==> job 5524: inputs <==
Design arctan, start of the top module:
module arctan #
	(
		parameter integer C_S00_AXIS_TDATA_WIDTH	= 32,
		parameter integer C_M00_AXIS_TDATA_WIDTH	= 32,
    parameter integer ITERATIONS = 16
	)
	(
		input wire  s00_axis_aclk, s00_axis_aresetn,
		input wire  s00_axis_tlast, s00_axis_tvalid,
		input wire [C_S00_AXIS_TDATA_WIDTH-1 : 0] s00_axis_tdata,
		input wire [(C_S00_AXIS_TDATA_WIDTH/8)-1: 0] s00_axis_tstrb,
		output logic  s00_axis_tready,
		input wire  m00_axis_aclk, m00_axis_aresetn,
		input wire  m00_axis_tready,
		output logic  m00_axis_tvalid, m00_axis_tlast,
		output logic [C_M00_AXIS_TDATA_WIDTH-1 : 0] m00_axis_tdata,
		output logic [(C_M00_AXIS_TDATA_WIDTH/8)-1: 0] m00_axis_tstrb
	);
Settings: LEC_CHECK=0, ABC_AREA=0, CAP_MARGIN=20, CELL_PAD_IN_SITES_GLOBAL_PLACEMENT=0, CORE_MARGIN=2, CORE_UTILIZATION=70, CTS_CLUSTER_DIAMETER=356, CTS_CLUSTER_SIZE=30, MAX_ROUTING_LAYER=met4, MIN_ROUTING_LAYER=met1, SETUP_SLACK_MARGIN=0.81, SLEW_MARGIN=20; clock period 3.06 ns.
run.sh (not shown) runs the stock make flow with config.mk's settings and CLKGATE_MAP_FILE=.
==> inputs of job 7125, as changes to job 5524 <==
- ABC_AREA: 0 -> not set
- CELL_PAD_IN_SITES_GLOBAL_PLACEMENT: 0 -> not set
- CORE_UTILIZATION: 70 -> 72
- CTS_CLUSTER_DIAMETER: 356 -> not set
- CTS_CLUSTER_SIZE: 30 -> 14
- MAX_ROUTING_LAYER: met4 -> not set
- MIN_ROUTING_LAYER: met1 -> not set
- PLACE_DENSITY: not set -> 0.95
- SETUP_SLACK_MARGIN: 0.81 -> 0.7
==> flow/constraint.sdc (replaced) <==
create_clock -name core_clock -period 4.12 [get_ports {s00_axis_aclk}]
set_input_delay 0.8240 -clock core_clock [delete_from_list [all_inputs] [get_ports {s00_axis_aclk}]]
set_output_delay 0.8240 -clock core_clock [all_outputs]
set_load 0.01 [all_outputs]
==> inputs of job 4800, as changes to job 5524 <==
- ABC_AREA: 0 -> not set
- CELL_PAD_IN_SITES_GLOBAL_PLACEMENT: 0 -> not set
- CORE_UTILIZATION: 70 -> 72
- CTS_CLUSTER_DIAMETER: 356 -> not set
- CTS_CLUSTER_SIZE: 30 -> not set
- MAX_ROUTING_LAYER: met4 -> not set
- MIN_ROUTING_LAYER: met1 -> not set
- SETUP_SLACK_MARGIN: 0.81 -> -0.21
==> flow/constraint.sdc (replaced) <==
create_clock -name core_clock -period 3.08 [get_ports {s00_axis_aclk}]
set_input_delay 0.6160 -clock core_clock [delete_from_list [all_inputs] [get_ports {s00_axis_aclk}]]
set_output_delay 0.6160 -clock core_clock [all_outputs]
set_load 0.01 [all_outputs]
==> inputs of job 3145, as changes to job 5524 <==
- ABC_AREA: 0 -> not set
- CELL_PAD_IN_SITES_GLOBAL_PLACEMENT: 0 -> not set
- CORE_UTILIZATION: 70 -> 27
- CTS_CLUSTER_DIAMETER: 356 -> not set
- CTS_CLUSTER_SIZE: 30 -> not set
- MAX_ROUTING_LAYER: met4 -> not set
- MIN_ROUTING_LAYER: met1 -> not set
- SETUP_SLACK_MARGIN: 0.81 -> not set
==> flow/constraint.sdc (replaced) <==
create_clock -name core_clock -period 5.15 [get_ports {s00_axis_aclk}]
set_input_delay 1.0300 -clock core_clock [delete_from_list [all_inputs] [get_ports {s00_axis_aclk}]]
set_output_delay 1.0300 -clock core_clock [all_outputs]
set_load 0.01 [all_outputs]
==> notes <==
- Job 3145 produced a clean layout. Job 5524 stopped in global routing. Job 7125 completed with no timing, DRC or antenna violations. Job 4800 completed and failed the layout checks on negative setup slack.
- Via count: job 3145 < job 7125 < job 4800.
- Clock skew: job 3145 > job 7125 > job 4800.
- Between job 5524 and job 7125, the lower die size is in job 7125 (gap 2.8%, measured against job 7125).
- The highest wire length belongs to job 4800, the lowest to job 3145.
- Of job 4800 and job 3145, job 4800 has the higher design area (gap 8.1%, measured against job 3145).
- Sequential power, lowest first: job 3145, job 7125, job 4800.
- Worst hold slack, lowest first: job 4800, job 3145, job 7125.
- First-iteration DRC count: job 4800 > job 7125 > job 3145.
- Area after synthesis is the same in job 5524 and job 3145.
==> figures <==
FF+latch count: job 4800 1001; job 5524 -; job 3145 1001; job 7125 1001
Worst hold path startpoint: job 4800 s00_axis_aresetn; job 5524 -; job 3145 phase[15][17]$_SDFFE_PN0P_; job 7125 strobe_pipe[5][0]$_SDFFE_PN0N_
Topmost layer with routed signal wires: job 4800 met4; job 5524 -; job 3145 met4; job 7125 met5
Status: job 4800 failed layout checks; job 5524 did not finish; job 3145 no timing/DRC/antenna violations; job 7125 no timing/DRC/antenna violations
Failing step: job 4800 -; job 5524 global routing; job 3145 -; job 7125 -
Reasons for failing layout checks: job 4800 negative setup slack; job 5524 -; job 3145 -; job 7125 -
Setup slack of the critical path after layout: job 4800 -0.4926 ns; job 5524 -; job 3145 0.9694 ns; job 7125 0.6316 ns
Post-detail-place hpwl: job 4800 161200 um; job 5524 169500 um; job 3145 148400 um; job 7125 151500 um
Overall chip area: job 4800 108700 um2; job 5524 111700 um2; job 3145 287000 um2; job 7125 108700 um2
CP startpoint: job 4800 x_pipe[2][2]$_SDFFE_PN0P_; job 5524 -; job 3145 y_pipe[9][15]$_SDFFE_PN0P_; job 7125 x_pipe[12][13]$_SDFFE_PN0P_
Layout-to-synthesis area ratio: job 4800 1.1909x; job 5524 -; job 3145 1.1020x; job 7125 1.1094x
Count of TritonRoute iterations in the first routing pass: job 4800 10; job 5524 -; job 3145 5; job 7125 7
Row Count: job 4800 119; job 5524 121; job 3145 195; job 7125 119
Fillcell total: job 4800 5938; job 5524 -; job 3145 30590; job 7125 6775
Layout inverter count without the clock tree: job 4800 324; job 5524 -; job 3145 324; job 7125 324
Multi-input gate area in the final layout: job 4800 55410 um2; job 5524 -; job 3145 52750 um2; job 7125 54950 um2
Total clock network power: job 4800 0.0140 W; job 5524 -; job 3145 0.00822 W; job 7125 0.0101 W
Switching part of the total power: job 4800 28.11%; job 5524 -; job 3145 27.61%; job 7125 27.80%
Number of setup buffers added after CTS: job 4800 28; job 5524 293; job 3145 0; job 7125 36
WL met2: job 4800 113400 um; job 5524 -; job 3145 87230 um; job 7125 105400 um
Die Y: job 4800 329.6 um; job 5524 334.2 um; job 3145 535.7 um; job 7125 329.6 um
Sum of met3 wire segment lengths after detailed routing: job 4800 19780 um; job 5524 -; job 3145 7024 um; job 7125 14310 um

==> v1 <==
==> flow/design.v <==
module arctan #
	(
		parameter integer C_S00_AXIS_TDATA_WIDTH	= 32,
		parameter integer C_M00_AXIS_TDATA_WIDTH	= 32,
    parameter integer ITERATIONS = 16
	)
	(
		input wire  s00_axis_aclk, s00_axis_aresetn,
		input wire  s00_axis_tlast, s00_axis_tvalid,
		input wire [C_S00_AXIS_TDATA_WIDTH-1 : 0] s00_axis_tdata,
		input wire [(C_S00_AXIS_TDATA_WIDTH/8)-1: 0] s00_axis_tstrb,
		output logic  s00_axis_tready,
		input wire  m00_axis_aclk, m00_axis_aresetn,
		input wire  m00_axis_tready,
		output logic  m00_axis_tvalid, m00_axis_tlast,
		output logic [C_M00_AXIS_TDATA_WIDTH-1 : 0] m00_axis_tdata,
		output logic [(C_M00_AXIS_TDATA_WIDTH/8)-1: 0] m00_axis_tstrb
	);
  parameter int PI_15 = 102943;
  logic m00_axis_tvalid_reg, m00_axis_tlast_reg;
  logic [C_M00_AXIS_TDATA_WIDTH-1 : 0] m00_axis_tdata_reg;
  logic [(C_M00_AXIS_TDATA_WIDTH/8)-1: 0] m00_axis_tstrb_reg;
  logic signed [(C_S00_AXIS_TDATA_WIDTH/2)-1:0] x_pipe [ITERATIONS-1:0];
  logic signed [(C_S00_AXIS_TDATA_WIDTH/2)-1:0] y_pipe [ITERATIONS-1:0];
  logic signed [(C_S00_AXIS_TDATA_WIDTH)-1:0] phase [ITERATIONS-1:0];
  logic [ITERATIONS-1:0] valid_pipe, tlast_pipe;
  logic [(C_S00_AXIS_TDATA_WIDTH/8)-1:0] strobe_pipe [ITERATIONS-1:0];
  assign s00_axis_tready = m00_axis_tready || ~valid_pipe[ITERATIONS-1];
  assign m00_axis_tvalid = valid_pipe[ITERATIONS-1];
  assign m00_axis_tlast = tlast_pipe[ITERATIONS-1];
  assign m00_axis_tstrb = strobe_pipe[ITERATIONS-1];
  logic signed [(C_S00_AXIS_TDATA_WIDTH/2)-1:0] atan_lut [ITERATIONS-1:0];
  always_comb begin
        atan_lut[0] = 16'h6487;   
        atan_lut[1] = 16'h3B58;   
        atan_lut[2] = 16'h1F5B;   
        atan_lut[3] = 16'h0FEA;   
        atan_lut[4] = 16'h07FD;   
        atan_lut[5] = 16'h03FF;   
        atan_lut[6] = 16'h01FF;   
        atan_lut[7] = 16'h00FF;   
        atan_lut[8] = 16'h007F;   
        atan_lut[9] = 16'h003F;   
        atan_lut[10] = 16'h001F;   
        atan_lut[11] = 16'h000F;   
        atan_lut[12] = 16'h0007;   
        atan_lut[13] = 16'h0003;   
        atan_lut[14] = 16'h0001;   
        atan_lut[15] = 16'h0000;   
  end
  wire signed [(C_S00_AXIS_TDATA_WIDTH/2)-1:0] x_in = s00_axis_tdata[(C_S00_AXIS_TDATA_WIDTH/2)-1: 0];
  wire signed [(C_S00_AXIS_TDATA_WIDTH/2)-1:0] y_in = s00_axis_tdata[C_S00_AXIS_TDATA_WIDTH-1:(C_S00_AXIS_TDATA_WIDTH/2)];
  assign m00_axis_tdata = phase[ITERATIONS-1];
  always_ff @(posedge s00_axis_aclk)begin
    if (s00_axis_aresetn==0)begin
      for (int i = 0; i < ITERATIONS; i++) begin
                x_pipe[i] <= '0;
                y_pipe[i] <= '0;
                phase[i] <= '0;
                valid_pipe[i] <= 1'b0;
                strobe_pipe[i] <= '0;
                tlast_pipe[i] <= 1'b0;
      end
    end else begin
      if (s00_axis_tready)begin
        if (s00_axis_tvalid) begin
            if ((x_in < 0 ) && (y_in< 0)) begin
              x_pipe[0] <= -x_in;
              y_pipe[0] <= -y_in;
              phase[0] <= -PI_15;
            end else if ((x_in < 0 ) && (y_in >= 0)) begin
              x_pipe[0] <= -x_in;
              y_pipe[0] <= -y_in;
              phase[0] <= PI_15;
            end else begin
              x_pipe[0] <= x_in;
              y_pipe[0] <= y_in;
              phase[0] <= '0;
            end
            valid_pipe[0] <= 1'b1;
            tlast_pipe[0] <= s00_axis_tlast;
            strobe_pipe[0] <= s00_axis_tstrb;
        end else begin
            valid_pipe[0] <= 1'b0;
            tlast_pipe[0] <= 1'b0;
            strobe_pipe[0] <= '0;
        end
        for (int i = 1; i < ITERATIONS; i++) begin
            if (valid_pipe[i-1]) begin
              if (y_pipe[i-1] >= 0) begin
                x_pipe[i] <= x_pipe[i-1] + (y_pipe[i-1] >>> i-1);
                y_pipe[i] <= y_pipe[i-1] - (x_pipe[i-1] >>> i-1);
                phase[i] <= phase[i-1] + atan_lut[i-1];
              end else begin
                x_pipe[i] <= x_pipe[i-1] - (y_pipe[i-1] >>> i-1);
                y_pipe[i] <= y_pipe[i-1] + (x_pipe[i-1] >>> i-1);
                phase[i] <= phase[i-1] - atan_lut[i-1];
              end
              valid_pipe[i] <= valid_pipe[i-1];
              strobe_pipe[i] <= strobe_pipe[i-1];
              tlast_pipe[i] <= tlast_pipe[i-1];
            end else begin
              valid_pipe[i] <= 0;
              strobe_pipe[i] <= 0;
              tlast_pipe[i] <= 0;
            end
        end
      end
    end
  end
endmodule
==> flow/run.sh <==
#!/bin/bash
# the make line also repeats each setting of config.mk as NAME=value (left out here)
make -C /OpenROAD-flow-scripts/flow DESIGN_CONFIG=/design/flow/config.mk WORK_HOME=/design/flow/orfs CLKGATE_MAP_FILE= finish
==> flow/config.mk <==
export PLATFORM = sky130hd
export DESIGN_NAME = arctan
export DESIGN_NICKNAME = arctan
export VERILOG_FILES = /design/flow/design.v
export SDC_FILE = /design/flow/constraint.sdc
export NUM_CORES = 4
export LEC_CHECK = 0
export ABC_AREA = 0
export CAP_MARGIN = 15
export CELL_PAD_IN_SITES_GLOBAL_PLACEMENT = 0
export CORE_MARGIN = 2
export CORE_UTILIZATION = 72
export CTS_CLUSTER_DIAMETER = 357
export CTS_CLUSTER_SIZE = 14
export MAX_ROUTING_LAYER = met4
export MIN_ROUTING_LAYER = met1
export PLACE_DENSITY_LB_ADDON = 0.0
export SETUP_SLACK_MARGIN = 0.7
export SLEW_MARGIN = 20
export TNS_END_PERCENT = 70
==> flow/constraint.sdc <==
create_clock -name core_clock -period 2.38 [get_ports {s00_axis_aclk}]
set_input_delay 0.4760 -clock core_clock [delete_from_list [all_inputs] [get_ports {s00_axis_aclk}]]
set_output_delay 0.4760 -clock core_clock [all_outputs]
set_load 0.01 [all_outputs]
==> inputs of v34, as changes to v1 <==
ABC_AREA = not set   (was 0)
CAP_MARGIN = 20   (was 15)
CELL_PAD_IN_SITES_GLOBAL_PLACEMENT = not set   (was 0)
CTS_CLUSTER_DIAMETER = not set   (was 357)
CTS_CLUSTER_SIZE = not set   (was 14)
MAX_ROUTING_LAYER = not set   (was met4)
MIN_ROUTING_LAYER = not set   (was met1)
PLACE_DENSITY = 0.64   (was not set)
PLACE_DENSITY_LB_ADDON = not set   (was 0.0)
SETUP_SLACK_MARGIN = 0.73   (was 0.7)
TNS_END_PERCENT = not set   (was 70)
==> flow/constraint.sdc (replaced) <==
create_clock -name core_clock -period 3.67 [get_ports {s00_axis_aclk}]
set_input_delay 0.7340 -clock core_clock [delete_from_list [all_inputs] [get_ports {s00_axis_aclk}]]
set_output_delay 0.7340 -clock core_clock [all_outputs]
set_load 0.01 [all_outputs]
==> inputs of v13, as changes to v1 <==
ABC_AREA = 1   (was 0)
CAP_MARGIN = 20   (was 15)
CELL_PAD_IN_SITES_GLOBAL_PLACEMENT = not set   (was 0)
CTS_CLUSTER_DIAMETER = not set   (was 357)
CTS_CLUSTER_SIZE = not set   (was 14)
MAX_ROUTING_LAYER = not set   (was met4)
MIN_ROUTING_LAYER = not set   (was met1)
PLACE_DENSITY_LB_ADDON = 0.04   (was 0.0)
SETUP_SLACK_MARGIN = 0.91   (was 0.7)
TNS_END_PERCENT = not set   (was 70)
==> flow/constraint.sdc (replaced) <==
create_clock -name core_clock -period 3.08 [get_ports {s00_axis_aclk}]
set_input_delay 0.6160 -clock core_clock [delete_from_list [all_inputs] [get_ports {s00_axis_aclk}]]
set_output_delay 0.6160 -clock core_clock [all_outputs]
set_load 0.01 [all_outputs]
==> inputs of v35, as changes to v1 <==
ABC_AREA = not set   (was 0)
CAP_MARGIN = 20   (was 15)
CELL_PAD_IN_SITES_GLOBAL_PLACEMENT = not set   (was 0)
CORE_UTILIZATION = 66   (was 72)
CTS_CLUSTER_DIAMETER = not set   (was 357)
CTS_CLUSTER_SIZE = not set   (was 14)
MAX_ROUTING_LAYER = not set   (was met4)
MIN_ROUTING_LAYER = not set   (was met1)
PLACE_DENSITY_LB_ADDON = not set   (was 0.0)
TNS_END_PERCENT = not set   (was 70)
==> flow/constraint.sdc (replaced) <==
create_clock -name core_clock -period 4.12 [get_ports {s00_axis_aclk}]
set_input_delay 0.8240 -clock core_clock [delete_from_list [all_inputs] [get_ports {s00_axis_aclk}]]
set_output_delay 0.8240 -clock core_clock [all_outputs]
set_load 0.01 [all_outputs]
==> results.txt <==
yosys + openroad results -> Yosys top cell area share=0.262, Cell Rows=124, placed cell count=11500, yosys synthesis chip area=76300 sq um, status=complete, no violations, Post-Place Setup Slack=0.206 ns, XOR Share, Synth=0.112
The numbers above come from v35.

==> results.txt <==
yosys + openroad results -> status=finished with violations, violated checks=negative setup slack, met3 usage=0.0689, Post-Place Setup Slack=-0.130 ns, Yosys top cell area share=0.262, clock root buffer master=clkbuf_16, ys flops=1001, Cell Rows=119, pwr dens=306 nW/um^2, fin worst setup slack=-1.28 ns, placed cell count=11500, Setup violations, final=22
The numbers above come from v34.

==> results.txt <==
run results: Run Error=[ERROR GRT-0116] Global routing finished with congestion. Check the congestion regions in the DRC Viewer., status=stopped before the end, Post-Place Setup Slack=0.229 ns, Exit stage=global routing (5_1_grt), Cell Rows=130, XOR Share, Synth=0.0542, yosys synthesis chip area=91300 sq um
The numbers above come from v13.

==> results.txt <==
run results: status=stopped before the end, Exit stage=clock tree synthesis (4_1_cts), Run Error=[ERROR DPL-0038] Utilization greater than 100%, impossible to legalize, Yosys top cell area share=0.262, Cell Rows=119, Post-Place Setup Slack=-1.42 ns, Final GP Congestion=1.03, XOR Share, Synth=0.112, adder share=0.108, placed cell count=13400
The numbers above come from v1.

Power figures rest on the tool's default switching activity, not on a simulated workload.
